Design alu, start of the top module:
module alu #(
    parameter INST_W = 4,
    parameter INT_W  = 6,
    parameter FRAC_W = 10,
    parameter DATA_W = INT_W + FRAC_W
)(
    input                      i_clk,
    input                      i_rst_n,
    input                      i_in_valid,
    output                     o_busy,
    input         [INST_W-1:0] i_inst,
    input  signed [DATA_W-1:0] i_data_a,
    input  signed [DATA_W-1:0] i_data_b,
    output                     o_out_valid,
    output        [DATA_W-1:0] o_data
);
clock: 6.33 ns
lec_check: 0
abc_area: 1
cap_margin: 20
cell_pad_in_sites_global_placement: 0
core_margin: 2
core_utilization: 70
cts_cluster_diameter: 269
cts_cluster_size: 65
max_routing_layer: met4
min_routing_layer: met1
place_density_lb_addon: 0.16
setup_slack_margin: -0.43
slew_margin: 5
tns_end_percent: 75
run.sh (not shown) runs the stock make flow with config.mk's settings and CLKGATE_MAP_FILE=.
The baseline did not get past global routing.
Then changed:
==> flow/config.mk (replaced) <==
export PLATFORM = sky130hd
export DESIGN_NAME = alu
export DESIGN_NICKNAME = alu
export VERILOG_FILES = /design/flow/design.v
export SDC_FILE = /design/flow/constraint.sdc
export NUM_CORES = 4
export LEC_CHECK = 0
export CAP_MARGIN = 20
export CORE_MARGIN = 2
export CORE_UTILIZATION = 72
export PLACE_DENSITY_LB_ADDON = 0.0
export SETUP_SLACK_MARGIN = 2.28
export SLEW_MARGIN = 20
==> flow/constraint.sdc (replaced) <==
create_clock -name core_clock -period 7.73 [get_ports {i_clk}]
set_input_delay 1.5460 -clock core_clock [delete_from_list [all_inputs] [get_ports {i_clk}]]
set_output_delay 1.5460 -clock core_clock [all_outputs]
set_load 0.01 [all_outputs]
Result:
- The new run stopped in global routing
- die area drops by roughly a tenth
- area after synthesis decreases by a little under a tenth
- synthesized cell count is lower by about a fifth

---

== run A ==
The RTL this note starts from:
==> flow/design.v <==
module alu #(
    parameter INST_W = 4,
    parameter INT_W  = 6,
    parameter FRAC_W = 10,
    parameter DATA_W = INT_W + FRAC_W
)(
    input                      i_clk,
    input                      i_rst_n,
    input                      i_in_valid,
    output                     o_busy,
    input         [INST_W-1:0] i_inst,
    input  signed [DATA_W-1:0] i_data_a,
    input  signed [DATA_W-1:0] i_data_b,
    output                     o_out_valid,
    output        [DATA_W-1:0] o_data
);
    localparam ADD = 4'b0000,
	       	   SUB = 4'b0001,
	           MUL = 4'b0010,
	           ACC = 4'b0011,
	           SOFTPLUS = 4'b0100,
	       	   XOR = 4'b0101,
	       	   RS = 4'b0110,
	           LR = 4'b0111,
	           CNTZERO = 4'b1000,
	           RMATCH = 4'b1001,
			   DIV3 = 16'b0101_0101_0101_0101,  
			   DIV9 = 16'b0001_1100_0111_0001,
			   BUSY = 1;
	reg signed [DATA_W-1:0] i_data_a_R;
	reg signed [DATA_W-1:0] i_data_b_R;
	reg signed [DATA_W-1:0] o_data_R;
	reg		   [DATA_W-1:0] o_data_lock;
	reg	       [INST_W-1:0]	op;
	reg		   				o_busy_R;
	reg						valid_R;
	reg					    valid_lock;
	reg	signed [31:0]       mul_o;
	reg						mul_busy;
	reg						mul_valid;
	reg						mem_rst;
	reg						acc_valid;
	reg signed [DATA_W:0] add_ext1;
	reg signed [DATA_W:0] sub_ext1;
	reg signed [DATA_W*2-1:0] tmp;
	reg mul_cnt;
	reg 	   [3:0] idx;
	reg signed [DATA_W+3:0] acc_mem[15:0];
	reg signed [DATA_W+3:0] acc_tmp;
	reg 	   [DATA_W-1:0] tmp_lr;
	reg		   [4:0] zcnt;
	reg					fnd;
	reg 	   [DATA_W-4:0] match4;
	integer i;
	integer k;
	assign o_data = o_data_lock;
	assign o_busy = o_busy_R;
	assign o_out_valid = valid_lock;
	function automatic [DATA_W-1:0] rnd32_sat16;
		input [DATA_W*2-1:0] x;
		reg carry;
		reg [DATA_W*2-FRAC_W+1:0] round;		
		begin
			carry = x[FRAC_W-1];
			round = $signed({x[DATA_W*2-1], x[(DATA_W*2-1)-:22]}) + carry;
			rnd32_sat16 = (round[(DATA_W*2-FRAC_W)-:8] == {8{1'b0}} || round[(DATA_W*2-FRAC_W)-:8] == {8{1'b1}})? round[0+:16]: {round[DATA_W*2-FRAC_W], {15{!round[DATA_W*2-FRAC_W]}}};
		end	
	endfunction
	function automatic [DATA_W-1:0] rnd32_sat16_sh4;
		input [DATA_W*2-1:0] x;
		reg carry;
		reg [DATA_W*2-FRAC_W:0] round;
		reg [DATA_W*2-1:0] shift;		
		begin
			shift = x >> 6;
			carry = shift[FRAC_W-1];
			round = $signed({shift[DATA_W*2-1], shift[(DATA_W*2-1)-:22]}) + carry;
			rnd32_sat16_sh4 = (round[(DATA_W*2-FRAC_W)-:8] == {8{1'b0}} || round[(DATA_W*2-FRAC_W)-:8] == {8{1'b1}})? round[0+:16]: {round[DATA_W*2-FRAC_W], {15{!round[DATA_W*2-FRAC_W]}}};
		end	
	endfunction
	function automatic [DATA_W-1:0] sat_ext1;
		input [DATA_W:0] ext1;
		begin
			sat_ext1 = (ext1[DATA_W:DATA_W-1] == 2'b00 || ext1[DATA_W:DATA_W-1] == 2'b11)? ext1[DATA_W-1:0]: {ext1[DATA_W], {15{!ext1[DATA_W]}}};
		end
	endfunction
	function automatic [DATA_W-1:0] softplus;
		input signed [DATA_W-1:0] x;
		reg signed [DATA_W*2-1:0] sf_tmp;
		begin
			if(x >= 2048) begin
				softplus = x;
			end else if((x >= 0) && (x < 2048)) begin
				sf_tmp = $signed($signed({{x[DATA_W-1]}, x[0+:14], {1'b0}}) + 2048) * DIV3;
				softplus = rnd32_sat16_sh4(sf_tmp);
			end else if((x >= -1024) && (x < 0)) begin
				sf_tmp = $signed(x + 2048) * DIV3;
				softplus = rnd32_sat16_sh4(sf_tmp);
			end else if((x >= -2048) && (x < -1024)) begin
				sf_tmp = $signed($signed({{x[DATA_W-1]}, x[0+:14], {1'b0}}) + 5120) * DIV9;
				softplus = rnd32_sat16_sh4(sf_tmp);
			end else if((x >= -3072) && (x < -2048)) begin
				sf_tmp = $signed(x + 3072) * DIV9;
				softplus = rnd32_sat16_sh4(sf_tmp);
			end else if(x < -3072) begin
				softplus = 0;
			end else begin
				softplus = 0;
			end
		end
	endfunction
	always@(*) begin
		add_ext1 = 0;
		sub_ext1 = 0;
		mul_o = 0;
		acc_tmp = 0;
		zcnt = 0;
		match4 = 0;
		i = 0;
		case(op)
			ADD: begin
				add_ext1 = {i_data_a_R[DATA_W-1], i_data_a_R} + {i_data_b_R[DATA_W-1], i_data_b_R};
				o_data_R = sat_ext1(add_ext1);
			end
			SUB: begin
				sub_ext1 = {i_data_a_R[DATA_W-1], i_data_a_R} - {i_data_b_R[DATA_W-1], i_data_b_R};
				o_data_R = sat_ext1(sub_ext1);
			end
			MUL: begin
				mul_o = i_data_a_R * i_data_b_R;
				o_data_R = rnd32_sat16(mul_o);
			end
			ACC: begin 			
				acc_tmp = {{1'b0}, acc_mem[idx]} + {{4{i_data_b_R[DATA_W-1]}}, i_data_b_R};
				o_data_R = (acc_tmp[(DATA_W+3)-:5] == {5{1'b0}} || acc_tmp[(DATA_W+3)-:5] == {5{1'b1}})? acc_tmp[(DATA_W-1)-:16]: {acc_tmp[DATA_W+3], {15{!acc_tmp[DATA_W+3]}}};
			end
			SOFTPLUS: o_data_R = softplus(i_data_a_R);
			XOR: o_data_R = i_data_a_R ^ i_data_b_R;
			RS: o_data_R = i_data_a_R >>> i_data_b_R;
			LR: o_data_R = (i_data_a_R >> (DATA_W - i_data_b_R)) ^ (i_data_a_R << i_data_b_R);
			CNTZERO: begin
				zcnt = 0;
				for(i = 0; i < DATA_W; i = i + 1) begin
					if(i_data_a_R[i] && 1) zcnt = ((DATA_W-1) - i);
				end
				o_data_R = {{11{1'b0}}, zcnt};
			end
			RMATCH: begin
				for(i = 0; i <= DATA_W-4; i = i + 1) begin
					match4[i] = (i_data_a_R[i+:4] == i_data_b_R[(DATA_W-1-i)-:4]);
				end
				o_data_R = {{3{1'b0}}, match4};
			end
			default: o_data_R = 0;
		endcase
	end
	always@(*) begin
		idx = i_data_a_R[0+:4];
	end
    always@(posedge i_clk or negedge i_rst_n) begin
    	if(!i_rst_n) begin
			for(k = 0; k < 16; k = k + 1) begin
				acc_mem[k] <= 0;
			end
		end else if(op == ACC) begin
			acc_mem[idx] <= acc_mem[idx] + {{4{i_data_b_R[DATA_W-1]}}, i_data_b_R};
		end
	end
    always@(posedge i_clk or negedge i_rst_n) begin
    	if(!i_rst_n) begin
			i_data_a_R <= 0;
			i_data_b_R <= 0;
			op <= 0;		
		end else if(i_in_valid) begin
			i_data_a_R <= i_data_a;
			i_data_b_R <= i_data_b;
			op <= i_inst;
		end else begin
			i_data_a_R <= 0;
			i_data_b_R <= 0;
			op <= op;
		end           
    end
	always@(posedge i_clk or negedge i_rst_n) begin
    	if(!i_rst_n) begin
    		o_busy_R <= 0;
    	end else if(i_in_valid) begin
    		o_busy_R <= 1;
    	end else if(valid_R) begin
    		o_busy_R <= 0;
    	end else begin
    		o_busy_R <= 0;
    	end
    end
	always@(posedge i_clk or negedge i_rst_n) begin
    	if(!i_rst_n) begin
    		valid_R <= 0;
    	end else if(i_in_valid) begin
    		valid_R <= 1;
    	end else begin
    		valid_R <= 0;
    	end
    end
	always@(posedge i_clk or negedge i_rst_n) begin
    	if(!i_rst_n) begin
			o_data_lock <= 0;
		end else if(valid_R) begin
			o_data_lock <= o_data_R;
		end else begin
			o_data_lock <= 0;
		end           
    end
    always@(posedge i_clk or negedge i_rst_n) begin
    	if(!i_rst_n) begin
    		valid_lock <= 0;
    	end else if(valid_R) begin
    		valid_lock <= 1;
    	end else begin
    		valid_lock <= 0;
    	end
    end
endmodule
make LEC_CHECK=0 CAP_MARGIN=20 CORE_MARGIN=2 CORE_UTILIZATION=65 SETUP_SLACK_MARGIN=1.66 SLEW_MARGIN=20 finish   # period 6.35 ns
The log for run A ends in 5_1_grt with error ODB-0269, so the run never completed.
> inputs changed (run A -> run B)
- a change of CORE_UTILIZATION from 65 to 66
- an added CTS_CLUSTER_DIAMETER of 223
- an added MAX_ROUTING_LAYER of met4
- a deleted SETUP_SLACK_MARGIN that had been 1.66
- a change of the clock period (ns, I/O delays scaled along) from 6.35 to 7.4
Results
Status for run B and run A: no clean run. STATUS run=run B STAGES=ALL_DONE FINAL_CHECKS=FAILED CAUSE=capacitance limit, slew limit, setup timing. Run A → run B: synthesized cell count held; number of buffers inserted during clock tree synthesis decreased 5.0%; post-cts hold-fix buffer tally did not really move. Cmp run B vs run A: die boundary height lower in run B. Summary: with run A as the reference, post-CTS setup buffer count in run B moved up by more than a quarter. Cmp run B and run A / die width / lower: run B. Cell area reported after detailed placement, run B and run A, lower one = run B. Comparing run B with run A, the adder-cell area share of the yosys netlist came out essentially unchanged. Summary of run B over run A: post-synthesis simple-gate area fraction closely matched the old numbers, half-perimeter wire length of the detailed placement result decreased by 3700 µm relative to the old numbers, post-placement worst setup slack increased by 1.21 ns relative to the old numbers.
The following lists how run C was set up differently from run B:
- a change of CORE_UTILIZATION from 66 to 58
- a deleted CTS_CLUSTER_DIAMETER that had been 223
- a deleted MAX_ROUTING_LAYER that had been met4
Findings:
- The runs compared here, run B and run C, all ended either early or with open violations.
- Run C finished every stage; the final checks, however, were not passed, the failures being setup timing.
- Relative to run B, the routed wire length of run C is lower by about 18%.
- [compare] base=run B new=run C: count of cell types in the netlist essentially unchanged, number of placed cells counting well taps increased 265, tally of non-filler cells in the final layout increased 2.8%.
The inputs of run D differ from those of run C as listed below.
- CORE_UTILIZATION: 58 -> 40
- SETUP_SLACK_MARGIN: unset -> 0.45
- the clock period (ns, I/O delays scaled along): 7.4 -> 8.39
### Flow results
- Looking at the reports, run D completed the entire flow and the layout it produced met the timing, DRC and antenna checks.
- Run C -> run D: fraction of registers with async set or reset after synthesis delta 0, exact match
- Run D ended up with or4b_1 as its standard cell with the maximum stage delay on the critical path; run C ended up with fa_1.
- Final period demand of the worst path was higher in run D than in run C.
- Compared with run C, run D shows switching power total that has gone down by more than 10%.
- Comparing run C and run D, the higher insertion delay of the later-clocked pin in the worst-skew pair was measured on run D.
- Looking at routed wirelength normalized by instance count, run D sits 1.5% above run C.
- Diff run C -> run D: core utilization lost 27 points; cell area after layout decreased about 8%.
- Per the comparison of run D with run C, width of the die went up 20%, pre-CTS worst setup slack went up 0.53 ns.
Power and IR drop assume default switching activity.
